==> flow/design.v <==
module joltage #(parameter int LENGTH = 100) (
    input logic clk, rst, start, data_valid,
    input logic [4*LENGTH-1:0] line_flat,
    output logic [15:0] joltage1_out,
    output logic [63:0] joltage2_out,
    output logic done
    );
    logic [3:0] line [0:LENGTH-1];
    genvar k;
    generate
        for (k = 0; k < LENGTH; k++) begin : unflatten
            assign line[k] = line_flat[4*k +: 4];
        end
    endgenerate
    parameter IDLE   = 4'b000_0,
              DATA   = 4'b001_0,
              CALC_1 = 4'b010_0,
              CALC_2 = 4'b011_0,
              SUM    = 4'b100_0,
              DONE   = 4'b101_1;
    logic [3:0] state;
    assign done = state[0];
    logic [3:0] buffer [0:LENGTH-1-2];
    logic [3:0] shift_last;
    assign shift_last = buffer[LENGTH-1-2];
    logic [$clog2(LENGTH)-1:0] counter;
    logic [3:0] p1_curr_jolt [0:1];
    logic p1_jolt_en [0:1];
    always_comb begin : p1_comb 
        p1_jolt_en[0] = shift_last >= p1_curr_jolt[0];
        p1_jolt_en[1] = (p1_curr_jolt[0] >= p1_curr_jolt[1]) && p1_jolt_en[0];
    end
    always_ff @(posedge clk) begin : p1_seq
        if (state == DATA) begin
            p1_curr_jolt[0] <= line[LENGTH-2];
            p1_curr_jolt[1] <= line[LENGTH-1];
        end
        else if (state == CALC_1 || state == CALC_2) begin
            p1_curr_jolt[0] <= p1_jolt_en[0] ? shift_last : p1_curr_jolt[0];
            p1_curr_jolt[1] <= p1_jolt_en[1] ? p1_curr_jolt[0] : p1_curr_jolt[1];
        end
        if (state == IDLE)
            joltage1_out <= 16'd0;
        else if (state == SUM)
            joltage1_out <= joltage1_out + p1_curr_jolt[0] * 4'd10 + p1_curr_jolt[1];
    end
    logic [3:0] p2_curr_jolt [0:11];
    logic p2_jolt_en [0:11];
    always_comb begin : p2_comb
        p2_jolt_en[0] = (shift_last >= p2_curr_jolt[0]);
        for (int z = 1; z < 12; z++) begin
            p2_jolt_en[z] = (p2_curr_jolt[z-1] >= p2_curr_jolt[z]) && p2_jolt_en[z-1];
        end
    end
    genvar i;
    generate
        for (i = 0; i < 12; i++) begin
            always_ff @(posedge clk) begin : p2_seq
                if (state == DATA) begin
                    p2_curr_jolt[i] <= line[LENGTH-12+i];
                end
                else if (state == CALC_2) begin
                    if (i == 0)
                        p2_curr_jolt[i] <= p2_jolt_en[i] ? shift_last : p2_curr_jolt[i];
                    else
                        p2_curr_jolt[i] <= p2_jolt_en[i] ? p2_curr_jolt[i-1] : p2_curr_jolt[i];
                end
            end
        end
    endgenerate
    logic [39:0] stage1, stage2, stage3, stage4, stage5, stage6;
    logic [39:0] stage7, stage8, stage9, stage10, stage11, stage12;
    always_comb begin : mult_add  
        stage1  = p2_curr_jolt[0];
        stage2  = (stage1  * 10) + p2_curr_jolt[1];
        stage3  = (stage2  * 10) + p2_curr_jolt[2];
        stage4  = (stage3  * 10) + p2_curr_jolt[3];
        stage5  = (stage4  * 10) + p2_curr_jolt[4];
        stage6  = (stage5  * 10) + p2_curr_jolt[5];
        stage7  = (stage6  * 10) + p2_curr_jolt[6];
        stage8  = (stage7  * 10) + p2_curr_jolt[7];
        stage9  = (stage8  * 10) + p2_curr_jolt[8];
        stage10 = (stage9  * 10) + p2_curr_jolt[9];
        stage11 = (stage10 * 10) + p2_curr_jolt[10];
        stage12 = (stage11 * 10) + p2_curr_jolt[11];
    end
    always_ff @(posedge clk) begin : p2_joltage_sum
        if (state == IDLE)
            joltage2_out <= 64'd0;
        else if (state == SUM) begin
            joltage2_out <= joltage2_out + stage12;
        end
    end
    always_ff @(posedge clk) begin : counter_logic
        if (state == DATA)
            counter <= '0;
        else if (state == CALC_1 || state == CALC_2)
            counter <= counter + 1'b1;
    end
    genvar j;
    generate
        for (j = 0; j < LENGTH-2; j++) begin
            always_ff @(posedge clk) begin : shift_reg
                if ((state == DATA) && data_valid) begin
                    buffer[j] <= line[j];
                end
                if (state == CALC_1 || state == CALC_2) begin
                    buffer[j] <= buffer[j-1];
                    if (j == 0)
                        buffer[j] <= 4'd0;
                end
            end
        end
    endgenerate
    always_ff @(posedge clk) begin : state_transitions
        if (rst) begin
            state <= IDLE;
        end
        else begin
            case (state)
                IDLE: state <= start ? DATA : IDLE;
                DATA: state <= data_valid ? CALC_1 : DATA;
                CALC_1: state <= counter == 4'd9 ? CALC_2 : CALC_1;
                CALC_2: state <= counter == LENGTH - 2'd3 ? SUM : CALC_2;
                SUM: state <= DONE;
                DONE: state <= start ? DATA : DONE;
                default : ;
            endcase
        end
    end
endmodule
==> flow/run.sh <==
#!/bin/bash
# the make line also repeats each setting of config.mk as NAME=value (left out here)
make -C /OpenROAD-flow-scripts/flow DESIGN_CONFIG=/design/flow/config.mk WORK_HOME=/design/flow/orfs CLKGATE_MAP_FILE= finish
==> flow/config.mk <==
export PLATFORM = sky130hd
export DESIGN_NAME = joltage
export DESIGN_NICKNAME = joltage
export VERILOG_FILES = /design/flow/design.v
export SDC_FILE = /design/flow/constraint.sdc
export NUM_CORES = 4
export LEC_CHECK = 0
export CAP_MARGIN = 20
export CORE_MARGIN = 2
export CORE_UTILIZATION = 58
export SLEW_MARGIN = 20
==> flow/constraint.sdc <==
create_clock -name core_clock -period 20.6 [get_ports {clk}]
set_input_delay 4.1200 -clock core_clock [delete_from_list [all_inputs] [get_ports {clk}]]
set_output_delay 4.1200 -clock core_clock [all_outputs]
set_load 0.01 [all_outputs]
==> results of run 1 <==
final cells by class:
type | count | area, sq um | share of cell area [%]
multi-input combinational | 4899 | 38000 | 53.3
timing repair buffer | 1646 | 13800 | 19.3
clock buffer | 67 | 1510 | 2.11
sequential | 539 | 15200 | 21.3
clock inverter | 38 | 400 | 0.561
inverter | 263 | 997 | 1.40
tap | 1134 | 1420 | 1.99
antenna | 24 | 60.1 | 0.0841
per-stage QoR:
| step | setup slack [ns] | TNS (ns) | instance area (sq um) |
|---|---|---|---|
| floorplan | -0.128 | -0.418 | 50200 |
| CTS | -0.545 | -7.59 | 67300 |
| global route | -3.35 | -94.45 | 71400 |
| global placement | -0.888 | -14.73 | 63100 |
| detailed placement | -1.63 | -35.57 | 63100 |
| finish | -2.67 | -70.26 | 71400 |
what timing repair did:
| action | 4_1_cts | 5_1_grt |
|---|---|---|
| buffers inserted | 93 | 97 |
| gates resized | 271 | 540 |
| pin swaps | 201 | 312 |
| gates cloned | 0 | 0 |
| hold endpoints to repair | 0 | 0 |
| setup endpoints to repair | 32 | 39 |
layer usage:
layer  track usage, %  routed length [microns]  share of wire [%]
met3             5.90                    12500                7.4
met4             13.0                     9990                5.9
met1             37.1                    62100                 37
met2             56.9                    83500                 50
met5                0                      127              0.076
==> changes_impl.md, run 1 <==
## Implementation

- Result of the run: finished with violations
- Checks that blocked a clean result: setup timing
- Worst Setup EP: joltage2_out[52]
- Die width: 295 microns
- Clk sinks: 539
- Post-DP HPWL: 108000 microns
- Vias/cell: 5.87
- Cells after Synth: 5869
- Min cycle time layout: 23.27 ns
- Worst r2r path cells: 104
- DRC viols: 0
- Fin worst setup slack: -2.67 ns
- Fillers: 4561
- I/O pin cnt: 485
- Reg2reg start: p2_curr_jolt[0][0]
- Critical Path Stages: 104
- RSZ-0062 raised after global routing: yes
- Max-slew headroom: 12.4%
- Avg WL per Cell: 19.5 microns
- Cell area leaders: edfxtp_1 (27%), ha_1 (17%), nand2_1 (12%)
- Placer Congestion: 0.915
- DR pass1 iterations: 6
- Largest net degree at the start of global routing: 234
- Clk ins delay skew pair: 0.66 ns
- Final design utilization: 85.3%
- Top-area cell share: 27.1%
- Worst hold margin: 0.462 ns
- Synthesized area: 49100 sq um
- Most common reg cell: edfxtp_1
- Final Setup Violations: 34
- Max Buffers Root-to-Sink: 3
- Hold path depth: 2
- Yosys aoi share: 14.6%
- Largest family of logic cells by area: simple AND/OR/NAND/NOR gates
- Xor/xnor share: 9.33%
- Final std cells w/o fill: 8610
- Post-route antenna net violation count: 0
- Warnings from Yosys: 7
- Vias: 50500
- Critical Path End Type: register
- Worst-path clk slew: 0.06 ns
- Layout area overhead: 45.4%
- Worst slew pin tran: 1.30 ns
- R2R Setup Slk: -2.67 ns
- Log Warnings: 38
- Crit-path slowest cell: fa_2
- Ys cells: 5869
- Largest area contributor in the netlist: edfxtp_1
- Critical Path Start: p2_curr_jolt[0][0]
- Final wirelength: 168000 microns
- Count leader, synth: nand2_1
- Layout Nets: 8493
- Synth cell count leaders: nand2_1 (1538), ha_1 (655), edfxtp_1 (444)
- CP peak stage delay: 0.65 ns
- Site Rows: 106
- Max Slew Vio Count: 0
- Startpoint Class: register
- Avg Inst Size Synth: 8.37 sq um
- Worst hold endpoint: buffer[49][1]
- Tcrit/Tclk final: 113%
- Grt ovf: 0
- Cell mode on critical path: buf_4
- Reg2reg end: joltage2_out[52]
- AND/OR/NAND/NOR Cells, Area Fraction: 23.4%
- Synth unique cells: 104
- Crit Path Max Fanout: 6
- Sequential area share after synthesis: 31.0%
- Required time of the worst setup path: 21.09 ns
- Global-route wire length before repair: 228000 microns
- Hold path start: buffer[48][1]
- CORE AREA: 83700 sq um
- Port Buffers: 484
- Pre-Place Util: 58.7%
- Adder-cell share of the synthesized area: 17.8%
- Overall fraction of global-route tracks in use: 31.7%
- Die Area: 87000 sq um
- Count of library flops with an enable pin: 444
- H-tree depth: 2
- Critical Path AT: 23.76 ns
- Root Buffer: clkbuf_16
- CTS Buf Count: 57
- 1st-iter DRT viols: 4227
- Class of the worst hold path: register to register
- Die boundary height: 295 microns
- Clock Skew: 0.0481 ns
- Flops & latches, synth: 539
- Placed Cells: 8296
- Yosys stat area: 49100 sq um
- Ys async rst share: 0%
- Final Hold Vio Count: 0
- CTS Hold Bufs: 0
- Worst Path Buf+Inv: 15
- Initial antenna violation count: 28
- CTS tree: yes
- Top Family by Delay on Critical Path: adder cells
- Vias in the first global route: 47200
- Max cap viols: 0
- Mux share: 0.392%
- Critical path class: register to register
- FMAX: 43.0 MHz
==> run 2, diff against run 1 <==
Settings changed: CORE_UTILIZATION 58 to 57.
Clock period 20.6 ns to 11.3 ns, I/O delays scaled along.
==> run 2 against run 1 <==
The run now fails in global routing (5_1_grt). Synthesized cell count is the same. Area after synthesis stayed put. Die area increased by 1.7%.
==> changes_impl.md, run 2 <==
## Implementation

- Result of the run: aborted with a tool error
- Last stage: global routing (5_1_grt)
- Xor/xnor share: 9.33%
- Die boundary height: 298 microns
- Placed Cells: 8744
- I/O pin cnt: 485
- Warnings from Yosys: 7
- Die Area: 88500 sq um
- Yosys aoi share: 14.6%
- Yosys stat area: 49100 sq um
- Most common reg cell: edfxtp_1
- Max Buffers Root-to-Sink: 3
- Post-DP Area: 68000 sq um
- Pre-Place Util: 57.6%
- Largest area contributor in the netlist: edfxtp_1
- Cells after Synth: 5869
- Root Buffer: clkbuf_16
- Post-DP HPWL: 115000 microns
- CORE AREA: 85300 sq um
- Count of library flops with an enable pin: 444
- Site Rows: 107
- Synth unique cells: 104
- Flops & latches, synth: 539
- Die width: 298 microns
- H-tree depth: 2
- Clk sinks: 539
- Largest family of logic cells by area: simple AND/OR/NAND/NOR gates
- Adder-cell share of the synthesized area: 17.8%
- Ys cells: 5869
- Placer Congestion: 0.924
- Port Buffers: 484
- Avg Inst Size Synth: 8.37 sq um
- AND/OR/NAND/NOR Cells, Area Fraction: 23.4%
- Top-area cell share: 27.1%
- Cell area leaders: edfxtp_1 (27%), ha_1 (17%), nand2_1 (12%)
- Synth cell count leaders: nand2_1 (1538), ha_1 (655), edfxtp_1 (444)
- Synthesized area: 49100 sq um
- CTS Buf Count: 57
- Count leader, synth: nand2_1
- Sequential area share after synthesis: 31.0%
- Ys async rst share: 0%
- CTS Hold Bufs: 0
- Mux share: 0.392%
-- run 2: timing repair --
| item | 4_1_cts |
|---|---|
| buffers inserted | 130 |
| pin swaps | 280 |
| resized | 561 |
| cloned | 1 |
| setup endpoints to repair | 54 |
-- run 2: through the flow --
stage	setup WS (ns)	utilization [%]	setup TNS [ns]	hold WS (ns)
CTS	-9.67	87.0	-411.53	0.480
detailed placement	-10.81	79.7	-456.66	0.451
global placement	-10.13	79.7	-430.56	0.443
floorplan	-9.42	-	-362.69	0.437
==> run 3, diff against run 2 <==
Settings changed: CORE_ASPECT_RATIO set to 0.71, CORE_UTILIZATION 57 to 72, CTS_CLUSTER_DIAMETER set to 364, CTS_CLUSTER_SIZE set to 14, MAX_ROUTING_LAYER set to met4, PLACE_DENSITY set to 0.35, SETUP_SLACK_MARGIN set to 2.19, TNS_END_PERCENT set to 70.
Clock period 11.3 ns to 7.43 ns, I/O delays scaled along.
==> run 3 against run 2 <==
The flow stops in detailed placement (3_5_place_dp). Area after synthesis unchanged. Die area shrank 21%. Synthesized cell count unchanged.
==> changes_impl.md, run 3 <==
## Implementation

- Result of the run: aborted with a tool error
- Last stage: detailed placement (3_5_place_dp)
- Tool error: [ERROR DPL-0038] Utilization greater than 100%, impossible to legalize
- Avg Inst Size Synth: 8.37 sq um
- Cell area leaders: edfxtp_1 (27%), ha_1 (17%), nand2_1 (12%)
- Ys cells: 5869
- I/O pin cnt: 485
- Flops & latches, synth: 539
- Cells after Synth: 5869
- Die Area: 70400 sq um
- Count leader, synth: nand2_1
- Die width: 314 microns
- Synthesized area: 49100 sq um
- Synth cell count leaders: nand2_1 (1538), ha_1 (655), edfxtp_1 (444)
- Most common reg cell: edfxtp_1
- Yosys stat area: 49100 sq um
- Largest family of logic cells by area: simple AND/OR/NAND/NOR gates
- Xor/xnor share: 9.33%
- Adder-cell share of the synthesized area: 17.8%
- Yosys aoi share: 14.6%
- Pre-Place Util: 72.9%
- CORE AREA: 67400 sq um
- Warnings from Yosys: 7
- Mux share: 0.392%
- Sequential area share after synthesis: 31.0%
- Synth unique cells: 104
- Site Rows: 80
- Placer Congestion: 0.999
- AND/OR/NAND/NOR Cells, Area Fraction: 23.4%
- Die boundary height: 224 microns
- Largest area contributor in the netlist: edfxtp_1
- Count of library flops with an enable pin: 444
- Port Buffers: 484
- Ys async rst share: 0%
- Top-area cell share: 27.1%
## run 3: through the flow
step	hold slack (ns)	setup TNS, ns	instances
after floorplan	0.437	-570.46	5873
after global placement	0.442	-633.82	8536
==> run 4, diff against run 3 <==
Settings changed: CAP_MARGIN 20 to 25, CORE_ASPECT_RATIO 0.71 to not set, CORE_UTILIZATION 72 to 54, CTS_CLUSTER_DIAMETER 364 to not set, CTS_CLUSTER_SIZE 14 to not set, MAX_ROUTING_LAYER met4 to not set, MIN_ROUTING_LAYER set to met1, PLACE_DENSITY 0.35 to not set, PLACE_DENSITY_LB_ADDON set to 0.13, SETUP_SLACK_MARGIN 2.19 to 1.77, TNS_END_PERCENT 70 to 25.
Clock period 7.43 ns to 20.8 ns, I/O delays scaled along.
==> run 4 against run 3 <==
The layout now fails its checks (setup timing). Synthesized cell count is the same. Die area grew 33%. Area after synthesis is the same.
==> changes_impl.md, run 4 <==
## Implementation

- Result of the run: finished with violations
- Checks that blocked a clean result: setup timing
- CTS tree: yes
- Worst slew pin tran: 0.996 ns
- Overall fraction of global-route tracks in use: 28.5%
- CTS Buf Count: 59
- Placer Congestion: 0.914
- Cell mode on critical path: ha_1
- Die Area: 93400 sq um
- Site Rows: 110
- Yosys aoi share: 14.6%
- Log Warnings: 36
- Tcrit/Tclk final: 104%
- Synth cell count leaders: nand2_1 (1538), ha_1 (655), edfxtp_1 (444)
- I/O pin cnt: 485
- Layout area overhead: 40.6%
- Max cap viols: 0
- Reg2reg start: p2_curr_jolt[0][1]
- Root Buffer: clkbuf_16
- Count leader, synth: nand2_1
- Crit-path slowest cell: fa_2
- Yosys stat area: 49100 sq um
- Max Slew Vio Count: 0
- Required time of the worst setup path: 21.32 ns
- R2R Setup Slk: -0.73 ns
- Vias: 47100
- Xor/xnor share: 9.33%
- Final Setup Violations: 27
- Largest area contributor in the netlist: edfxtp_1
- Post-DP HPWL: 106000 microns
- Avg WL per Cell: 16.7 microns
- Final std cells w/o fill: 8523
- Pre-Place Util: 54.5%
- Adder-cell share of the synthesized area: 17.8%
- CP peak stage delay: 0.61 ns
- Critical Path Start: p2_curr_jolt[0][1]
- Final wirelength: 142000 microns
- Crit Path Max Fanout: 6
- Critical Path AT: 22.05 ns
- RSZ-0062 raised after global routing: yes
- Count of library flops with an enable pin: 444
- Placed Cells: 8285
- Most common reg cell: edfxtp_1
- Clk ins delay skew pair: 0.68 ns
- Mux share: 0.392%
- Min cycle time layout: 21.53 ns
- Avg Inst Size Synth: 8.37 sq um
- DR pass1 iterations: 6
- Critical Path End Type: register
- Clock Skew: 0.0804 ns
- Flops & latches, synth: 539
- DRC viols: 0
- Largest family of logic cells by area: simple AND/OR/NAND/NOR gates
- Hold path start: buffer[1][0]
- Port Buffers: 484
- Grt ovf: 0
- Logic cell area: 36500 sq um
- Reg area: 15200 sq um
- Synth unique cells: 104
- Cell area leaders: edfxtp_1 (27%), ha_1 (17%), nand2_1 (12%)
- Clk sinks: 539
- Die width: 306 microns
- Startpoint Class: register
- Sequential area share after synthesis: 31.0%
- Worst Setup EP: joltage2_out[62]
- Worst hold margin: 0.446 ns
- 1st-iter DRT viols: 3010
- Largest net degree at the start of global routing: 218
- H-tree depth: 2
- Vias in the first global route: 46100
- Reg2reg end: joltage2_out[62]
- Max Buffers Root-to-Sink: 3
- Global-route wire length before repair: 223000 microns
- CORE AREA: 90100 sq um
- Die boundary height: 306 microns
- Worst r2r path cells: 104
- FMAX: 46.4 MHz
- Top Family by Delay on Critical Path: adder cells
- Max-slew headroom: 33.6%
- Class of the worst hold path: register to register
- CTS Hold Bufs: 0
- Critical Path Stages: 104
- Hold path depth: 2
- Ys cells: 5869
- AND/OR/NAND/NOR Cells, Area Fraction: 23.4%
- Vias/cell: 5.52
- Final Hold Vio Count: 0
- Layout Nets: 8365
- Worst hold endpoint: buffer[2][0]
- Critical path class: register to register
- Fin worst setup slack: -0.731 ns
- Top-area cell share: 27.1%
- Synthesized area: 49100 sq um
- Post-route antenna net violation count: 0
- Initial antenna violation count: 34
- Ys async rst share: 0%
- Fillers: 6336
- Worst-path clk slew: 0.06 ns
- Warnings from Yosys: 7
- Cells after Synth: 5869
- Worst Path Buf+Inv: 11
[run 4: cell type report]
type	instances	share of cell area (%)
inverter	263	1.44
multi-input combinational	4899	52.9
clock buffer	70	2.25
clock inverter	39	0.761
antenna	21	0.0761
sequential	539	22.1
tap	1176	2.13
timing repair buffer	1516	18.4
[run 4: stage by stage]
stage	worst slack [ns]	area (sq um)	TNS (ns)	util, %
after floorplan	0.0725	50200	0	-
after detailed placement	-1.10	62800	-20.85	69.7
after CTS	-0.289	67000	-4.00	74.3
after global routing	-1.78	69100	-44.66	76.6
after global placement	-0.575	62800	-7.34	69.7
final	-0.731	69100	-12.08	76.6
[run 4: repair_timing]
item                                    in CTS  in global routing
gates resized                              279                271
endpoints found under the setup margin      39                 44
hold endpoints to repair                     0                  0
buffers inserted                            64                 42
pin swaps                                  206                164
[run 4: layer usage]
metal / up-vias / routed length [microns] / global-route usage (%)
met5: - / 185 / 0
met4: 28 / 4640 / 9.51
met3: 264 / 8880 / 6.14
met2: 1079 / 70700 / 50.6
met1: 22100 / 57600 / 34.2
li1: 23600 / - / -
==> run 5, diff against run 4 <==
Settings changed: CAP_MARGIN 25 to 20, CORE_UTILIZATION 54 to 70, MAX_ROUTING_LAYER set to met4, MIN_ROUTING_LAYER met1 to not set, PLACE_DENSITY_LB_ADDON 0.13 to not set, SETUP_SLACK_MARGIN 1.77 to 5.0, TNS_END_PERCENT 25 to not set.
Clock period 20.8 ns to 18.1 ns, I/O delays scaled along.
==> run 5 against run 4 <==
The flow now stops in clock tree synthesis (4_1_cts). Area after synthesis is the same. Synthesized cell count is the same. Die area shrank 23%.
==> changes_impl.md, run 5 <==
## Implementation

- Ys async rst share: 0%
- Synthesized area: 49100 sq um
- Largest family of logic cells by area: simple AND/OR/NAND/NOR gates
- Sequential area share after synthesis: 31.0%
- Port Buffers: 484
- AND/OR/NAND/NOR Cells, Area Fraction: 23.4%
- Post-DP Area: 65500 sq um
- Synth cell count leaders: nand2_1 (1538), ha_1 (655), edfxtp_1 (444)
- Top-area cell share: 27.1%
- Adder-cell share of the synthesized area: 17.8%
- I/O pin cnt: 485
- Pre-Place Util: 70.4%
- Die boundary height: 269 microns
- Flops & latches, synth: 539
- Xor/xnor share: 9.33%
- Yosys aoi share: 14.6%
- Placer Congestion: 0.975
- Post-DP HPWL: 138000 microns
- Last stage: clock tree synthesis (4_1_cts)
- Count leader, synth: nand2_1
- Synth unique cells: 104
- Mux share: 0.392%
- Count of library flops with an enable pin: 444
- Result of the run: aborted with a tool error
- Cell area leaders: edfxtp_1 (27%), ha_1 (17%), nand2_1 (12%)
- Site Rows: 97
- Die width: 269 microns
- Yosys stat area: 49100 sq um
- Die Area: 72300 sq um
- Ys cells: 5869
- Tool error: [ERROR DPL-0038] Utilization greater than 100%, impossible to legalize
- Cells after Synth: 5869
- Largest area contributor in the netlist: edfxtp_1
- Most common reg cell: edfxtp_1
- CORE AREA: 69800 sq um
- Warnings from Yosys: 7
- Avg Inst Size Synth: 8.37 sq um
- Placement Setup Slack: -4.91 ns
-- run 5: metrics by stage --
stage / cells
2_1_floorplan: 5873
3_3_place_gp: 8319
3_5_place_dp: 8319
==> run 6, diff against run 5 <==
Settings changed: ABC_AREA set to 1, CTS_CLUSTER_DIAMETER set to 223, CTS_CLUSTER_SIZE set to 75, SETUP_SLACK_MARGIN 5.0 to not set.
Clock period 18.1 ns to 23.1 ns, I/O delays scaled along.
==> run 6 against run 5 <==
The flow stops in global routing (5_1_grt). Synthesized cell count increased by 30%. Area after synthesis grew 8.3%. Die area increased by 8.2%.
==> changes_impl.md, run 6 <==
## Implementation

- Yosys aoi share: 8.16%
- Count leader, synth: nand2_1
- Pre-Place Util: 70.4%
- Die Area: 78200 sq um
- Top-area cell share: 25.1%
- Overall fraction of global-route tracks in use: 94.1%
- Max Buffers Root-to-Sink: 3
- I/O pin cnt: 485
- CTS Buf Count: 11
- CORE AREA: 75600 sq um
- Grt ovf: 3074
- Root Buffer: clkbuf_16
- Synth cell count leaders: nand2_1 (2654), inv_1 (1187), ha_1 (655)
- Xor/xnor share: 6.56%
- Adder-cell share of the synthesized area: 16.5%
- Largest area contributor in the netlist: edfxtp_1
- Synth unique cells: 67
- H-tree depth: 1
- Cells after Synth: 7630
- Sequential area share after synthesis: 28.6%
- Site Rows: 101
- Ys cells: 7630
- Placement Setup Slack: -1.01 ns
- Result of the run: aborted with a tool error
- Warnings from Yosys: 7
- Ys async rst share: 0%
- Cell area leaders: edfxtp_1 (25%), nand2_1 (19%), ha_1 (15%)
- Tool error: [ERROR GRT-0232] Routing congestion too high. Check the congestion heatmap in the GUI.
- Post-DP HPWL: 139000 microns
- Post-DP Area: 61600 sq um
- Die width: 280 microns
- Clk sinks: 539
- Last stage: global routing (5_1_grt)
- Yosys stat area: 53200 sq um
- AND/OR/NAND/NOR Cells, Area Fraction: 30.8%
- Synthesized area: 53200 sq um
- Largest family of logic cells by area: simple AND/OR/NAND/NOR gates
- Port Buffers: 484
- Avg Inst Size Synth: 6.97 sq um
- Die boundary height: 280 microns
- Placer Congestion: 1.06
- Most common reg cell: edfxtp_1
- CTS Hold Bufs: 0
- Mux share: 0%
- Count of library flops with an enable pin: 444
- Flops & latches, synth: 539
run 6: per-stage QoR:
step                util, %  hold slack, ns  TNS, ns  cells
floorplan                 -           0.425        0   7634
global placement       81.5           0.435        0   9333
detailed placement     81.5           0.448   -14.91   9333
CTS                    83.6           0.478        0   9380
run 6: repair_timing:
item / in CTS
pin swaps: 36
buffers inserted: 30
gates resized: 203
endpoints found under the setup margin: 29
hold endpoints to repair: 0
run 6: layer usage:
| layer | GRT usage, % | overflow |
|---|---|---|
| met5 | - | - |
| met4 | 97.4 | 603 |
| met3 | 79.3 | 248 |
| met2 | 110 | 1963 |
| met1 | 88.7 | 260 |
==> run 7, diff against run 6 <==
Settings changed: ABC_AREA 1 to not set, CORE_UTILIZATION 70 to 40, CTS_CLUSTER_DIAMETER 223 to not set, CTS_CLUSTER_SIZE 75 to not set, MAX_ROUTING_LAYER met4 to not set, SETUP_SLACK_MARGIN set to 1.36.
Clock period 23.1 ns to 24.1 ns, I/O delays scaled along.
==> run 7 against run 6 <==
Now clean on timing, DRC and antenna. Synthesized cell count decreased by 23%. Area after synthesis decreased by 7.6%. Die area increased by 61%.
==> changes_impl.md, run 7 <==
## Implementation

- Result of the run: finished clean
- Max-slew headroom: 27.9%
- Pre-Place Util: 40.3%
- Critical Path End Type: register
- Reg2reg start: p2_curr_jolt[0][3]
- Xor/xnor share: 9.33%
- Crit-path slowest cell: fa_2
- Final TNS setup: 0 ns
- CTS tree: yes
- Critical Path AT: 22.57 ns
- Yosys aoi share: 14.6%
- Top-area cell share: 27.1%
- Max Buffers Root-to-Sink: 3
- Synth unique cells: 104
- Clk sinks: 539
- Post-route antenna net violation count: 0
- Largest family of logic cells by area: simple AND/OR/NAND/NOR gates
- Fillers: 11400
- Grt ovf: 0
- H-tree depth: 2
- Largest net degree at the start of global routing: 204
- 1st-iter DRT viols: 2537
- Die width: 354 microns
- Max cap viols: 0
- Logic cell area: 35900 sq um
- Count leader, synth: nand2_1
- Count of library flops with an enable pin: 444
- Final Hold Vio Count: 0
- Worst-path clk slew: 0.06 ns
- Worst Path Buf+Inv: 5
- Layout area overhead: 28.1%
- Vias in the first global route: 41400
- Min cycle time layout: 22.07 ns
- Placed Cells: 7906
- R2R Setup Slk: 2.03 ns
- Ys async rst share: 0%
- Most common reg cell: edfxtp_1
- Placement Setup Slack: -0.307 ns
- Tcrit/Tclk final: 91.6%
- DR pass1 iterations: 5
- Vias: 43100
- Placer Congestion: 0.866
- Final design utilization: 51.6%
- Clock Skew: 0.0679 ns
- Worst Setup EP: joltage2_out[58]
- Worst slew pin tran: 1.08 ns
- Cell mode on critical path: ha_1
- Synth cell count leaders: nand2_1 (1538), ha_1 (655), edfxtp_1 (444)
- Synthesized area: 49100 sq um
- CTS Hold Bufs: 0
- Yosys stat area: 49100 sq um
- Mux share: 0.392%
- Critical Path Start: p2_curr_jolt[0][3]
- Avg WL per Cell: 16.6 microns
- Fin worst setup slack: 2.03 ns
- Global-route wire length before repair: 213000 microns
- CP peak stage delay: 0.61 ns
- Final Setup Violations: 0
- Final std cells w/o fill: 8159
- Adder-cell share of the synthesized area: 17.8%
- Clk ins delay skew pair: 0.68 ns
- DRC viols: 0
- AND/OR/NAND/NOR Cells, Area Fraction: 23.4%
- Initial antenna violation count: 44
- Top Family by Delay on Critical Path: adder cells
- CORE AREA: 122000 sq um
- Root Buffer: clkbuf_16
- Cell area leaders: edfxtp_1 (27%), ha_1 (17%), nand2_1 (12%)
- Startpoint Class: register
- Hold path start: buffer[78][3]
- Post-DP HPWL: 103000 microns
- Die Area: 126000 sq um
- FMAX: 45.3 MHz
- Max Slew Vio Count: 0
- Ys cells: 5869
- Site Rows: 128
- Crit Path Max Fanout: 7
- Port Buffers: 484
- Design area: 62900 sq um
- Flops & latches, synth: 539
- Layout Nets: 7564
- Overall fraction of global-route tracks in use: 20.4%
- Post-DP Area: 56200 sq um
- Hold path depth: 2
- Reg area: 15200 sq um
- Cells after Synth: 5869
- I/O pin cnt: 485
- RSZ-0062 raised after global routing: no
- Avg Inst Size Synth: 8.37 sq um
- Warnings from Yosys: 7
- CTS Buf Count: 61
- Worst hold endpoint: buffer[79][3]
- Critical Path Stages: 98
- Reg2reg end: joltage2_out[58]
- Class of the worst hold path: register to register
- Final wirelength: 135000 microns
- Critical path class: register to register
- Sequential area share after synthesis: 31.0%
- Required time of the worst setup path: 24.61 ns
- Log Warnings: 33
- Worst r2r path cells: 98
- Vias/cell: 5.28
- Largest area contributor in the netlist: edfxtp_1
- Worst hold margin: 0.445 ns
- Die boundary height: 354 microns
-- run 7: cell type report --
class | count | area share, %
Multi-Input combinational cell | 4899 | 57.1
Clock inverter | 41 | 0.871
Inverter | 263 | 1.57
Timing Repair Buffer | 713 | 10.5
Clock buffer | 72 | 2.49
Antenna cell | 7 | 0.0278
Sequential cell | 539 | 24.2
Tap cell | 1625 | 3.23
-- run 7: per-layer routing --
layer / GRT usage (%) / wire [microns]
met1: 26.2 / 59800
met2: 35.0 / 64800
met3: 4.45 / 7260
met4: 4.53 / 3010
met5: 0 / 391
-- run 7: repair_timing --
action                     4_1_cts  5_1_grt
setup endpoints to repair       30       34
buffers inserted                38       95
cloned                           0        0
resized                        175      469
pin swaps                       49      236
==> run 8, diff against run 7 <==
Settings changed: ABC_AREA set to 1, CTS_CLUSTER_DIAMETER set to 202, HOLD_SLACK_MARGIN set to 0.18, PLACE_DENSITY_LB_ADDON set to 0.06, SETUP_SLACK_MARGIN 1.36 to not set.
Clock period 24.1 ns to 25.0 ns, I/O delays scaled along.
==> run 8 against run 7 <==
Area after synthesis rose by 8.3%. Cell count rose by 22%. Still clean on timing, DRC and antenna. Routed wire length rose by 24%. Non-clock buffer count fell by 163. Largest cell class unchanged. Sequential cell count did not move. First-iteration DRC count rose by 30%. Die area rose by 8.2%. Final area rose by 2.3%. Worst setup slack got worse by 0.29 ns. Worst hold slack improved by 0.0093 ns.
==> changes_impl.md, run 8 <==
## Implementation

- Result of the run: finished clean
- Startpoint Class: register
- Largest area contributor in the netlist: edfxtp_1
- Adder-cell share of the synthesized area: 16.5%
- Placement Setup Slack: -0.575 ns
- Critical Path End Type: register
- Post-route antenna net violation count: 0
- DR pass1 iterations: 6
- Met3 wire len: 12700 microns
- Vias in the first global route: 47700
- Hold path depth: 2
- I/O pin cnt: 485
- Most common reg cell: edfxtp_1
- Synth cell count leaders: nand2_1 (2654), inv_1 (1187), ha_1 (655)
- 1st-iter DRT viols: 3305
- Count leader, synth: nand2_1
- Vias/cell: 4.97
- Top Family by Delay on Critical Path: simple AND/OR/NAND/NOR gates
- Die width: 369 microns
- Xor/xnor share: 6.56%
- Worst r2r path cells: 149
- CTS Hold Bufs: 0
- CP peak stage delay: 0.60 ns
- Mux share: 0%
- Avg Inst Size Synth: 6.97 sq um
- FMAX: 43.0 MHz
- Synthesized area: 53200 sq um
- Worst Path Buf+Inv: 24
- Layout area overhead: 21.1%
- Tcrit/Tclk final: 93.0%
- Post-DP HPWL: 137000 microns
- DRC viols: 0
- Root Buffer: clkbuf_16
- Ys async rst share: 0%
- Worst Setup EP: joltage2_out[60]
- Max-slew headroom: 25.6%
- Global-route wire length before repair: 259000 microns
- Clk ins delay skew pair: 0.67 ns
- Cell area leaders: edfxtp_1 (25%), nand2_1 (19%), ha_1 (15%)
- Max layer used: met5
- Initial antenna violation count: 56
- Log Warnings: 41
- Final std cells w/o fill: 9952
- Final Hold Vio Count: 0
- Max Buffers Root-to-Sink: 3
- RSZ-0062 raised after global routing: yes
- CTS tree: yes
- Ys cells: 7630
- Pre-Place Util: 40.4%
- Avg WL per Cell: 16.8 microns
- Max Slew Vio Count: 0
- Final design utilization: 48.9%
- Warnings from Yosys: 7
- Critical path class: register to register
- Count of library flops with an enable pin: 444
- Port Buffers: 484
- Hold path start: buffer[0][3]
- Flops & latches, synth: 539
- Final TNS setup: 0 ns
- Critical Path Stages: 149
- Final wirelength: 167000 microns
- Yosys aoi share: 8.16%
- Site Rows: 133
- Critical Path Start: p2_curr_jolt[0][0]
- Clk sinks: 539
- Worst hold endpoint: buffer[0][3]
- Largest family of logic cells by area: simple AND/OR/NAND/NOR gates
- Placed Cells: 9780
- Worst-path clk slew: 0.06 ns
- Critical Path AT: 23.81 ns
- H-tree depth: 3
- Fin worst setup slack: 1.75 ns
- R2R Setup Slk: 1.75 ns
- Reg2reg end: joltage2_out[60]
- Crit-path slowest cell: fa_2
- Layout Nets: 9220
- Reg2reg start: p2_curr_jolt[0][0]
- Largest net degree at the start of global routing: 197
- Worst slew pin tran: 1.12 ns
- Yosys stat area: 53200 sq um
- Synth unique cells: 67
- Die boundary height: 369 microns
- Cell mode on critical path: nand2_1
- Crit Path Max Fanout: 6
- CORE AREA: 132000 sq um
- Class of the worst hold path: register to register
- Die Area: 136000 sq um
- Overall fraction of global-route tracks in use: 24.0%
- Vias: 49500
- Final Setup Violations: 0
- Grt ovf: 0
- CTS Buf Count: 67
- Wire length on met2: 71400 microns
- Placer Congestion: 0.908
- Required time of the worst setup path: 25.56 ns
- Min cycle time layout: 23.25 ns
- Sequential area share after synthesis: 28.6%
- AND/OR/NAND/NOR Cells, Area Fraction: 30.8%
- WL met1: 79400 microns
- Cells after Synth: 7630
- Clock Skew: 0.0334 ns
- Top-area cell share: 25.1%
- Max cap viols: 0
## run 8: repair_timing
item                       CTS  global route
buffers inserted             1            38
gates resized               17           398
setup endpoints to repair   14            33
pin swaps                    1            57
## run 8: area by class of cell
| type | instances | area (sq um) |
|---|---|---|
| clock inverters | 28 | 355 |
| repair buffers | 550 | 5370 |
| inverters | 1204 | 4530 |
| flip-flops and latches | 539 | 15200 |
| clock buffers | 86 | 1760 |
| diodes | 19 | 47.5 |
| fillers | 13500 | 67400 |
| multi-input cells | 5771 | 34900 |
| well taps | 1755 | 2200 |
## run 8: metal layers
layer  GRT usage (%)  vias to the layer above
li1                -                    25600
met1            33.1                    22500
met2            36.9                     1085
met3            6.79                      233
met4            5.49                       68
met5               0                        -
## run 8: through the flow
stage / area, sq um / hold WS [ns]
after CTS: 62300 / 0.448
after floorplan: 53200 / 0.425
after detailed placement: 60100 / 0.439
final: 64400 / 0.454
after global routing: 64400 / 0.480
after global placement: 60100 / 0.434
==> run 9, diff against run 8 <==
Settings changed: ABC_AREA 1 to 0, CELL_PAD_IN_SITES_DETAIL_PLACEMENT set to 2, CELL_PAD_IN_SITES_GLOBAL_PLACEMENT set to 2, CORE_ASPECT_RATIO set to 1.76, CORE_UTILIZATION 40 to 36, CTS_CLUSTER_DIAMETER 202 to not set, CTS_CLUSTER_SIZE set to 85, GPL_ROUTABILITY_DRIVEN set to 1, GPL_TIMING_DRIVEN set to 0, HOLD_SLACK_MARGIN 0.18 to 0.16, PLACE_DENSITY_LB_ADDON 0.06 to not set, SETUP_SLACK_MARGIN set to -1.99, SLEW_MARGIN 20 to 40.
Clock period 25.0 ns to 39.3 ns, I/O delays scaled along.
==> run 9 against run 8 <==
Via count is 9.0% lower. Fmax is 19% lower. Sequential cell count stayed put. Cell count is 17% lower. Area after synthesis is 7.6% lower. Synthesized cell count is 23% lower. Worst hold slack better by 0.014 ns. Core utilization is 5.8 points lower. Largest cell class unchanged.
==> changes_impl.md, run 9 <==
## Implementation

- Initial antenna violation count: 81
- CORE AREA: 135000 sq um
- Max cap viols: 0
- Worst-path clk slew: 0.07 ns
- Ys async rst share: 0%
- Largest area contributor in the netlist: edfxtp_1
- FMAX: 34.8 MHz
- Worst slew pin tran: 0.931 ns
- Critical Path End Type: register
- Adder-cell share of the synthesized area: 17.8%
- Placer Congestion: 0.852
- Max Buffers Root-to-Sink: 3
- Critical Path AT: 29.21 ns
- Final Setup Violations: 0
- Met3 wire len: 11100 microns
- Min cycle time layout: 28.71 ns
- Final std cells w/o fill: 8289
- Max layer used: met5
- Avg Inst Size Synth: 8.37 sq um
- I/O pin cnt: 485
- Clk ins delay skew pair: 0.64 ns
- Design area: 58300 sq um
- Most common reg cell: edfxtp_1
- Tcrit/Tclk final: 73.1%
- Grt ovf: 0
- Overall fraction of global-route tracks in use: 24.8%
- Clk sinks: 539
- Ys cells: 5869
- Reg2reg end: joltage2_out[62]
- Post-CTS Resized: 0
- Global-route wire length before repair: 273000 microns
- Final wirelength: 174000 microns
- Largest net degree at the start of global routing: 43
- Max-slew headroom: 37.7%
- Yosys aoi share: 14.6%
- Flops & latches, synth: 539
- Die Area: 140000 sq um
- DRC viols: 0
- Site Rows: 179
- Critical Path Stages: 104
- Cell mode on critical path: ha_1
- Critical path class: register to register
- 1st-iter DRT viols: 1331
- Count of library flops with an enable pin: 444
- Count leader, synth: nand2_1
- Synth cell count leaders: nand2_1 (1538), ha_1 (655), edfxtp_1 (444)
- Vias: 45000
- Mux share: 0.392%
- Post-DP Area: 56600 sq um
- Crit Path Max Fanout: 10
- Fin worst setup slack: 10.59 ns
- Vias/cell: 5.43
- DR pass1 iterations: 5
- Port Buffers: 484
- Crit-path slowest cell: xnor3_1
- Die boundary height: 494 microns
- WL met1: 61100 microns
- Die width: 282 microns
- Synthesized area: 49100 sq um
- Result of the run: finished clean
- Worst Setup EP: joltage2_out[62]
- CTS Hold Bufs: 0
- Pre-Place Util: 36.3%
- Synth unique cells: 104
- Class of the worst hold path: register to register
- Reg area: 15200 sq um
- Sequential area share after synthesis: 31.0%
- Startpoint Class: register
- Log Warnings: 29
- Yosys stat area: 49100 sq um
- Reg2reg start: p2_curr_jolt[0][3]
- Avg WL per Cell: 21.0 microns
- Placement Setup Slack: 10.76 ns
- CP peak stage delay: 0.67 ns
- Hold path depth: 2
- Top Family by Delay on Critical Path: adder cells
- Vias in the first global route: 50100
- Layout area overhead: 18.7%
- Critical Path Start: p2_curr_jolt[0][3]
- Hold path start: buffer[0][1]
- AND/OR/NAND/NOR Cells, Area Fraction: 23.4%
- Worst r2r path cells: 104
- Top-area cell share: 27.1%
- Fillers: 15400
- Placed Cells: 8180
- Required time of the worst setup path: 39.80 ns
- CTS tree: yes
- Layout Nets: 7510
- Max Slew Vio Count: 0
- Post-DP HPWL: 146000 microns
- Final TNS setup: 0 ns
- Logic cell area: 32300 sq um
- Number of setup buffers added after CTS: 0
- Clock Skew: 0.0344 ns
- RSZ-0062 raised after global routing: no
- Root Buffer: clkbuf_16
- Worst hold margin: 0.468 ns
- Final Hold Vio Count: 0
- Wire length on met2: 95300 microns
- Xor/xnor share: 9.33%
- Post-route antenna net violation count: 0
- Cell area leaders: edfxtp_1 (27%), ha_1 (17%), nand2_1 (12%)
- R2R Setup Slk: 10.59 ns
- Cells after Synth: 5869
- Worst Path Buf+Inv: 6
- Largest family of logic cells by area: simple AND/OR/NAND/NOR gates
- Warnings from Yosys: 7
- CTS Buf Count: 51
- H-tree depth: 2
- Final design utilization: 43.1%
- Worst hold endpoint: buffer[0][1]
run 9: area by class of cell:
| type | count | share of cell area (%) |
|---|---|---|
| clock buffers | 67 | 2.40 |
| repair buffers | 497 | 8.76 |
| diodes | 15 | 0.0644 |
| well taps | 1810 | 3.88 |
| flip-flops and latches | 539 | 26.1 |
| inverters | 263 | 1.69 |
| multi-input cells | 4899 | 55.4 |
| clock inverters | 27 | 0.506 |
| plain buffers | 172 | 1.16 |
run 9: layer usage:
metal / vias up / track usage (%)
met5: - / 0
met1: 22100 / 23.6
met2: 616 / 49.3
met4: 122 / 7.88
li1: 21800 / -
met3: 308 / 7.48
==> run 10, diff against run 9 <==
Settings changed: ABC_AREA 0 to not set, CAP_MARGIN 20 to 25, CELL_PAD_IN_SITES_DETAIL_PLACEMENT 2 to not set, CELL_PAD_IN_SITES_GLOBAL_PLACEMENT 2 to not set, CORE_ASPECT_RATIO 1.76 to not set, CORE_UTILIZATION 36 to 71, CTS_CLUSTER_SIZE 85 to 34, GPL_ROUTABILITY_DRIVEN 1 to not set, GPL_TIMING_DRIVEN 0 to not set, HOLD_SLACK_MARGIN 0.16 to not set, MIN_ROUTING_LAYER set to met1, PLACE_DENSITY set to 0.65, SETUP_SLACK_MARGIN -1.99 to 1.77, SLEW_MARGIN 40 to 20, TNS_END_PERCENT set to 25.
Clock period 39.3 ns to 20.8 ns, I/O delays scaled along.
==> run 10 against run 9 <==
The run now fails in clock tree synthesis (4_1_cts). Synthesized cell count unchanged. Area after synthesis unchanged. Die area down 49%.
==> changes_impl.md, run 10 <==
## Implementation

- Yosys stat area: 49100 sq um
- Most common reg cell: edfxtp_1
- AND/OR/NAND/NOR Cells, Area Fraction: 23.4%
- Site Rows: 96
- Xor/xnor share: 9.33%
- Sequential area share after synthesis: 31.0%
- Synth unique cells: 104
- Port Buffers: 484
- Synth cell count leaders: nand2_1 (1538), ha_1 (655), edfxtp_1 (444)
- Count of library flops with an enable pin: 444
- Largest family of logic cells by area: simple AND/OR/NAND/NOR gates
- Avg Inst Size Synth: 8.37 sq um
- Die width: 267 microns
- Ys cells: 5869
- Post-DP HPWL: 125000 microns
- Yosys aoi share: 14.6%
- I/O pin cnt: 485
- Warnings from Yosys: 7
- Die boundary height: 267 microns
- Flops & latches, synth: 539
- Largest area contributor in the netlist: edfxtp_1
- Pre-Place Util: 71.6%
- Result of the run: aborted with a tool error
- Mux share: 0.392%
- Top-area cell share: 27.1%
- Ys async rst share: 0%
- CORE AREA: 68600 sq um
- Adder-cell share of the synthesized area: 17.8%
- Synthesized area: 49100 sq um
- Placement Setup Slack: -1.94 ns
- Count leader, synth: nand2_1
- Placer Congestion: 0.951
- Die Area: 71300 sq um
- Post-DP Area: 62100 sq um
- Last stage: clock tree synthesis (4_1_cts)
- Tool error: [ERROR DPL-0033] detailed placement checks failed during check placement.
- Cell area leaders: edfxtp_1 (27%), ha_1 (17%), nand2_1 (12%)
- Cells after Synth: 5869
-- run 10: metrics by stage --
step | hold WS [ns] | utilization [%] | instances
floorplan | 0.437 | - | 5873
global placement | 0.444 | 90.5 | 7988
detailed placement | 0.450 | 90.5 | 7988
==> run 11, diff against run 10 <==
Settings changed: CAP_MARGIN 25 to 0, CORE_ASPECT_RATIO set to 0.71, CORE_UTILIZATION 71 to 72, CTS_CLUSTER_DIAMETER set to 55, CTS_CLUSTER_SIZE 34 to 14, MAX_ROUTING_LAYER set to met4, MIN_ROUTING_LAYER met1 to not set, PLACE_DENSITY 0.65 to not set, PLACE_DENSITY_LB_ADDON set to 0.04, SETUP_SLACK_MARGIN 1.77 to 2.19, TNS_END_PERCENT 25 to 70.
Clock period 20.8 ns to 7.43 ns, I/O delays scaled along.
==> run 11 against run 10 <==
The flow stops in detailed placement (3_5_place_dp). Area after synthesis is the same. Die area decreased by 1.3%. Synthesized cell count did not move.
==> changes_impl.md, run 11 <==
## Implementation

- Synth cell count leaders: nand2_1 (1538), ha_1 (655), edfxtp_1 (444)
- Adder-cell share of the synthesized area: 17.8%
- Die Area: 70400 sq um
- Mux share: 0.392%
- Flops & latches, synth: 539
- Synthesized area: 49100 sq um
- AND/OR/NAND/NOR Cells, Area Fraction: 23.4%
- Yosys stat area: 49100 sq um
- Count of library flops with an enable pin: 444
- Yosys aoi share: 14.6%
- Warnings from Yosys: 7
- Count leader, synth: nand2_1
- Synth unique cells: 104
- Last stage: detailed placement (3_5_place_dp)
- Pre-Place Util: 72.9%
- Placer Congestion: 1.02
- Largest family of logic cells by area: simple AND/OR/NAND/NOR gates
- Cell area leaders: edfxtp_1 (27%), ha_1 (17%), nand2_1 (12%)
- Largest area contributor in the netlist: edfxtp_1
- Xor/xnor share: 9.33%
- Tool error: [ERROR DPL-0038] Utilization greater than 100%, impossible to legalize
- Ys async rst share: 0%
- Sequential area share after synthesis: 31.0%
- Port Buffers: 484
- CORE AREA: 67400 sq um
- Most common reg cell: edfxtp_1
- Ys cells: 5869
- Avg Inst Size Synth: 8.37 sq um
- Result of the run: aborted with a tool error
- I/O pin cnt: 485
- Site Rows: 80
- Die boundary height: 224 microns
- Top-area cell share: 27.1%
- Cells after Synth: 5869
- Die width: 314 microns
[run 11: through the flow]
step	worst slack [ns]	cell area (sq um)	instances	setup TNS, ns
2_1_floorplan	-13.29	52100	5873	-570.46
3_3_place_gp	-13.79	68500	8567	-635.22
==> run 12, diff against run 11 <==
Settings changed: ABC_AREA set to 0, CAP_MARGIN 0 to 20, CORE_ASPECT_RATIO 0.71 to not set, CORE_UTILIZATION 72 to 25, CTS_CLUSTER_DIAMETER 55 to not set, CTS_CLUSTER_SIZE 14 to not set, GPL_TIMING_DRIVEN set to 0, MAX_ROUTING_LAYER met4 to met5, PLACE_DENSITY set to 0.64, PLACE_DENSITY_LB_ADDON 0.04 to not set, SETUP_SLACK_MARGIN 2.19 to 0.13, SLEW_MARGIN 20 to 10, TNS_END_PERCENT 70 to not set.
Clock period 7.43 ns to 21.3 ns, I/O delays scaled along.
==> run 12 against run 11 <==
The layout now fails its checks (setup timing). Area after synthesis stayed put. Die area went up to 2.8 times the previous value. Synthesized cell count stayed put.
==> changes_impl.md, run 12 <==
## Implementation

- Max Buffers Root-to-Sink: 3
- Final Hold Vio Count: 0
- Min cycle time layout: 22.16 ns
- FMAX: 45.1 MHz
- Max-slew headroom: 26.4%
- Critical Path End Type: register
- Worst slew pin tran: 1.09 ns
- Worst hold margin: 0.471 ns
- Final std cells w/o fill: 9420
- Reg2reg end: joltage2_out[60]
- H-tree depth: 2
- Mux share: 0.392%
- Yosys aoi share: 14.6%
- Worst Setup EP: joltage2_out[60]
- Tcrit/Tclk final: 104%
- Critical Path Stages: 115
- Clock Skew: 0.0638 ns
- Critical path class: register to register
- CTS Buf Count: 57
- Clk sinks: 539
- Count leader, synth: nand2_1
- Sequential area share after synthesis: 31.0%
- Die boundary height: 447 microns
- Final Setup Violations: 29
- Synth cell count leaders: nand2_1 (1538), ha_1 (655), edfxtp_1 (444)
- Vias in the first global route: 44700
- Final wirelength: 152000 microns
- Worst hold endpoint: buffer[0][0]
- Avg Inst Size Synth: 8.37 sq um
- Count of library flops with an enable pin: 444
- CP peak stage delay: 0.61 ns
- Worst r2r path cells: 115
- Crit-path slowest cell: fa_2
- AND/OR/NAND/NOR Cells, Area Fraction: 23.4%
- Required time of the worst setup path: 21.84 ns
- Warnings from Yosys: 7
- Cell mode on critical path: ha_4
- Post-route antenna net violation count: 0
- 1st-iter DRT viols: 2643
- R2R Setup Slk: -0.86 ns
- CORE AREA: 195000 sq um
- Grt ovf: 0
- Startpoint Class: register
- CTS Hold Bufs: 0
- RSZ-0062 raised after global routing: yes
- Xor/xnor share: 9.33%
- Die Area: 200000 sq um
- Largest net degree at the start of global routing: 59
- Placer Congestion: 0.855
- Die width: 447 microns
- Layout Nets: 7806
- Overall fraction of global-route tracks in use: 14.2%
- Port Buffers: 484
- Top Family by Delay on Critical Path: adder cells
- Largest area contributor in the netlist: edfxtp_1
- Max cap viols: 0
- DRC viols: 0
- Hold path start: buffer[0][0]
- Fin worst setup slack: -0.862 ns
- Most common reg cell: edfxtp_1
- Flops & latches, synth: 539
- Critical Path Start: p2_curr_jolt[0][0]
- Vias/cell: 4.78
- Adder-cell share of the synthesized area: 17.8%
- I/O pin cnt: 485
- Root Buffer: clkbuf_16
- Log Warnings: 29
- Crit Path Max Fanout: 6
- Result of the run: finished with violations
- Reg2reg start: p2_curr_jolt[0][0]
- Site Rows: 162
- Avg WL per Cell: 16.1 microns
- Fillers: 19800
- Placed Cells: 8990
- Synth unique cells: 104
- Pre-Place Util: 25.2%
- Hold path depth: 2
- Cell area leaders: edfxtp_1 (27%), ha_1 (17%), nand2_1 (12%)
- Top-area cell share: 27.1%
- Final design utilization: 34.5%
- Ys async rst share: 0%
- Yosys stat area: 49100 sq um
- Largest family of logic cells by area: simple AND/OR/NAND/NOR gates
- CTS tree: yes
- Max Slew Vio Count: 0
- Critical Path AT: 22.70 ns
- Class of the worst hold path: register to register
- Cells after Synth: 5869
- Worst-path clk slew: 0.06 ns
- Synthesized area: 49100 sq um
- Ys cells: 5869
- Vias: 45100
- Initial antenna violation count: 61
- Post-DP HPWL: 117000 microns
- Layout area overhead: 36.9%
- Clk ins delay skew pair: 0.68 ns
- Worst Path Buf+Inv: 14
- Checks that blocked a clean result: setup timing
- DR pass1 iterations: 8
- Global-route wire length before repair: 232000 microns
## run 12: final cells by class
type                    instances  area, sq um  area share [%]
plain buffers                 172          776            1.15
well taps                    2624         3280            4.88
repair buffers                787         7340            10.9
clock inverters                33          313           0.465
clock buffers                  75         1550            2.30
diodes                         28         70.1           0.104
multi-input cells            4899        37700            56.0
inverters                     263         1000            1.49
flip-flops and latches        539        15200            22.7
## run 12: metal layers
metal	vias to the layer above	share of wire [%]	wire [microns]	GRT usage (%)
met2	994	52	79000	26.7
met3	281	4.4	6700	2.26
met5	-	0.097	147	0
li1	22500	-	-	-
met1	21300	39	59900	15.9
met4	22	4.1	6200	5.47
## run 12: repair_timing
item                                    in CTS  in global routing
resized                                    503                406
cloned                                       3                  0
pin swaps                                  303                292
buffers inserted                           187                105
endpoints found under the setup margin      35                 39
## run 12: stage by stage
stage | setup slack [ns] | area (sq um) | setup TNS [ns]
4_1_cts | -0.496 | 64100 | -6.78
5_1_grt | -1.92 | 67200 | -50.18
3_5_place_dp | -3.16 | 58000 | -83.91
3_3_place_gp | -2.88 | 57700 | -73.46
2_1_floorplan | 0.131 | 49600 | 0
6_report | -0.862 | 67200 | -19.94
==> run 13, diff against run 12 <==
Settings changed: ABC_AREA 0 to 1, CAP_MARGIN 20 to 5, CELL_PAD_IN_SITES_GLOBAL_PLACEMENT set to 2, CORE_ASPECT_RATIO set to 1.01, CORE_UTILIZATION 25 to 20, CTS_CLUSTER_SIZE set to 11, GPL_TIMING_DRIVEN 0 to not set, HOLD_SLACK_MARGIN set to 0.22, MAX_ROUTING_LAYER met5 to not set, MIN_ROUTING_LAYER set to met2, PLACE_DENSITY 0.64 to not set, PLACE_DENSITY_LB_ADDON set to 0.21, SETUP_SLACK_MARGIN 0.13 to -0.07, SLEW_MARGIN 10 to 40, TNS_END_PERCENT set to 60.
Clock period 21.3 ns to 13.9 ns, I/O delays scaled along.
==> run 13 against run 12 <==
The layout still fails its checks (setup timing). Core utilization decreased by 0.37 points. Fmax increased by 3.1%. Largest cell class unchanged. Clock skew increased by 0.0020 ns. Worst hold slack got worse by 0.017 ns. Via count increased by 78%. Count of clock-buffer cells in the layout increased by 30.
==> changes_impl.md, run 13 <==
## Implementation

- Largest family of logic cells by area: simple AND/OR/NAND/NOR gates
- Sequential area share after synthesis: 28.6%
- FMAX: 46.5 MHz
- Cells after Synth: 7630
- AND/OR/NAND/NOR Cells, Area Fraction: 30.8%
- Vias in the first global route: 89900
- Layout Nets: 11300
- Count leader, synth: nand2_1
- Min cycle time layout: 21.50 ns
- Largest area contributor in the netlist: edfxtp_1
- Die boundary height: 522 microns
- H-tree depth: 3
- Post-DP HPWL: 186000 microns
- Crit Path Max Fanout: 4
- CTS Buf Count: 72
- Final TNS setup: -323.65 ns
- Fin worst setup slack: -7.60 ns
- Yosys aoi share: 8.16%
- Count of library flops with an enable pin: 444
- Pre-Place Util: 20.1%
- Clk ins delay skew pair: 0.73 ns
- Root Buffer: clkbuf_16
- Grt ovf: 0
- Synth unique cells: 67
- Avg Inst Size Synth: 6.97 sq um
- Post-route antenna net violation count: 0
- Synth cell count leaders: nand2_1 (2654), inv_1 (1187), ha_1 (655)
- Mux share: 0%
- Yosys stat area: 53200 sq um
- CP peak stage delay: 0.53 ns
- Post-DP Area: 78900 sq um
- DR pass1 iterations: 25
- RSZ-0062 raised after global routing: yes
- Die Area: 270000 sq um
- Xor/xnor share: 6.56%
- Max cap viols: 0
- Reg2reg end: joltage2_out[54]
- Required time of the worst setup path: 14.46 ns
- R2R Setup Slk: -7.60 ns
- Worst Path Buf+Inv: 27
- CORE AREA: 265000 sq um
- Largest net degree at the start of global routing: 168
- Result of the run: finished with violations
- Critical Path Start: p2_curr_jolt[0][0]
- Max Slew Vio Count: 0
- Startpoint Class: register
- Avg WL per Cell: 16.6 microns
- Synthesized area: 53200 sq um
- 1st-iter DRT viols: 7076
- Final Setup Violations: 53
- Top Family by Delay on Critical Path: simple AND/OR/NAND/NOR gates
- Log Warnings: 37
- Reg2reg start: p2_curr_jolt[0][0]
- Top-area cell share: 25.1%
- Fillers: 28400
- Die width: 517 microns
- Cell mode on critical path: ha_4
- Worst hold endpoint: buffer[0][0]
- Worst slew pin tran: 0.845 ns
- Critical path class: register to register
- Flops & latches, synth: 539
- Placer Congestion: 0.908
- I/O pin cnt: 485
- Warnings from Yosys: 7
- Global-route wire length before repair: 343000 microns
- Tcrit/Tclk final: 155%
- Critical Path AT: 22.05 ns
- Vias: 80300
- Final wirelength: 232000 microns
- Clk sinks: 539
- Cell area leaders: edfxtp_1 (25%), nand2_1 (19%), ha_1 (15%)
- Worst hold margin: 0.454 ns
- CTS tree: yes
- Vias/cell: 5.76
- Ys cells: 7630
- Initial antenna violation count: 4
- Class of the worst hold path: register to register
- Design area: 90300 sq um
- Worst Setup EP: joltage2_out[54]
- Site Rows: 190
- Clock Skew: 0.0658 ns
- Final Hold Vio Count: 0
- Checks that blocked a clean result: setup timing
- Layout area overhead: 69.8%
- Overall fraction of global-route tracks in use: 25.1%
- Adder-cell share of the synthesized area: 16.5%
- Worst-path clk slew: 0.07 ns
- Critical Path End Type: register
- Max Buffers Root-to-Sink: 3
- Max-slew headroom: 43.0%
- Ys async rst share: 0%
- Worst r2r path cells: 140
- Crit-path slowest cell: fa_2
- Hold path depth: 2
- Most common reg cell: edfxtp_1
- DRC viols: 0
- Hold path start: buffer[0][0]
- Port Buffers: 484
- Critical Path Stages: 140
-- run 13: what timing repair did --
action | 4_1_cts | 5_1_grt
buffers inserted | 183 | 132
gates resized | 596 | 722
setup endpoints to repair | 53 | 54
endpoints found under the hold margin | 0 | 0
hold buffers | 0 | 0
pin swaps | 309 | 493
-- run 13: stage by stage --
| step | setup WS, ns | utilization [%] | cells |
|---|---|---|---|
| floorplan | -5.81 | - | 7634 |
| global placement | -9.69 | 29.8 | 13400 |
| detailed placement | -9.66 | 29.8 | 13400 |
| CTS | -7.55 | 32.4 | 13700 |
| global route | -9.01 | 34.0 | 13800 |
| finish | -7.60 | 34.1 | 13900 |
-- run 13: layer usage --
layer	vias to the layer above	routed length [microns]	track usage [%]
met5	-	1380	4.84
met4	34	6570	2.20
met3	740	102000	36.9
met2	20100	122000	28.7
met1	29800	0	-
li1	29600	-	-
-- run 13: cell type report --
cell class,instances,area (sq um),share of cell area (%)
Clock inverter,26,380,0.421
Inverter,1204,4550,5.04
Antenna cell,112,280,0.310
Clock buffer,105,2030,2.24
Tap cell,3552,4440,4.92
Sequential cell,539,15200,16.9
Multi-Input combinational cell,5771,42100,46.7
Timing Repair Buffer,2632,21300,23.5
==> run 14, diff against run 13 <==
Settings changed: ABC_AREA 1 to not set, CAP_MARGIN 5 to 20, CELL_PAD_IN_SITES_GLOBAL_PLACEMENT 2 to not set, CORE_ASPECT_RATIO 1.01 to not set, CORE_UTILIZATION 20 to 72, CTS_CLUSTER_SIZE 11 to not set, HOLD_SLACK_MARGIN 0.22 to not set, MAX_ROUTING_LAYER set to met4, MIN_ROUTING_LAYER met2 to not set, PLACE_DENSITY set to 0.63, PLACE_DENSITY_LB_ADDON 0.21 to not set, SETUP_SLACK_MARGIN -0.07 to not set, SLEW_MARGIN 40 to 25, TNS_END_PERCENT 60 to not set.
Clock period 13.9 ns to 23.1 ns, I/O delays scaled along.
==> run 14 against run 13 <==
The run now fails in global routing (5_1_grt). Area after synthesis down 7.6%. Synthesized cell count down 23%. Die area down 74%.
==> changes_impl.md, run 14 <==
## Implementation

- Count leader, synth: nand2_1
- Xor/xnor share: 9.33%
- Ys async rst share: 0%
- I/O pin cnt: 485
- Top-area cell share: 27.1%
- AND/OR/NAND/NOR Cells, Area Fraction: 23.4%
- Clk sinks: 539
- Result of the run: aborted with a tool error
- Most common reg cell: edfxtp_1
- Synth unique cells: 104
- Site Rows: 95
- Placement Setup Slack: -0.824 ns
- Die Area: 70300 sq um
- Post-DP HPWL: 106000 microns
- Cell area leaders: edfxtp_1 (27%), ha_1 (17%), nand2_1 (12%)
- Avg Inst Size Synth: 8.37 sq um
- Yosys aoi share: 14.6%
- Pre-Place Util: 72.9%
- Placed Cells: 7209
- Cells after Synth: 5869
- Yosys stat area: 49100 sq um
- Synthesized area: 49100 sq um
- Adder-cell share of the synthesized area: 17.8%
- Largest family of logic cells by area: simple AND/OR/NAND/NOR gates
- H-tree depth: 2
- CTS Buf Count: 55
- Last stage: global routing (5_1_grt)
- Sequential area share after synthesis: 31.0%
- Synth cell count leaders: nand2_1 (1538), ha_1 (655), edfxtp_1 (444)
- Max Buffers Root-to-Sink: 3
- Warnings from Yosys: 7
- Ys cells: 5869
- Die boundary height: 265 microns
- Post-DP Area: 55600 sq um
- Root Buffer: clkbuf_16
- Largest area contributor in the netlist: edfxtp_1
- Count of library flops with an enable pin: 444
- Flops & latches, synth: 539
- CORE AREA: 67400 sq um
- Port Buffers: 484
- CTS Hold Bufs: 0
- Placer Congestion: 0.958
- Die width: 265 microns
- Mux share: 0.392%
run 14: per-stage QoR:
step / hold slack [ns] / TNS (ns)
2_1_floorplan: 0.437 / 0
3_5_place_dp: 0.464 / -11.26
4_1_cts: 0.472 / 0
3_3_place_gp: 0.444 / 0
run 14: timing repair:
action	in CTS
gates resized	59
buffers inserted	14
pin swaps	19
hold endpoints to repair	0
setup endpoints to repair	24
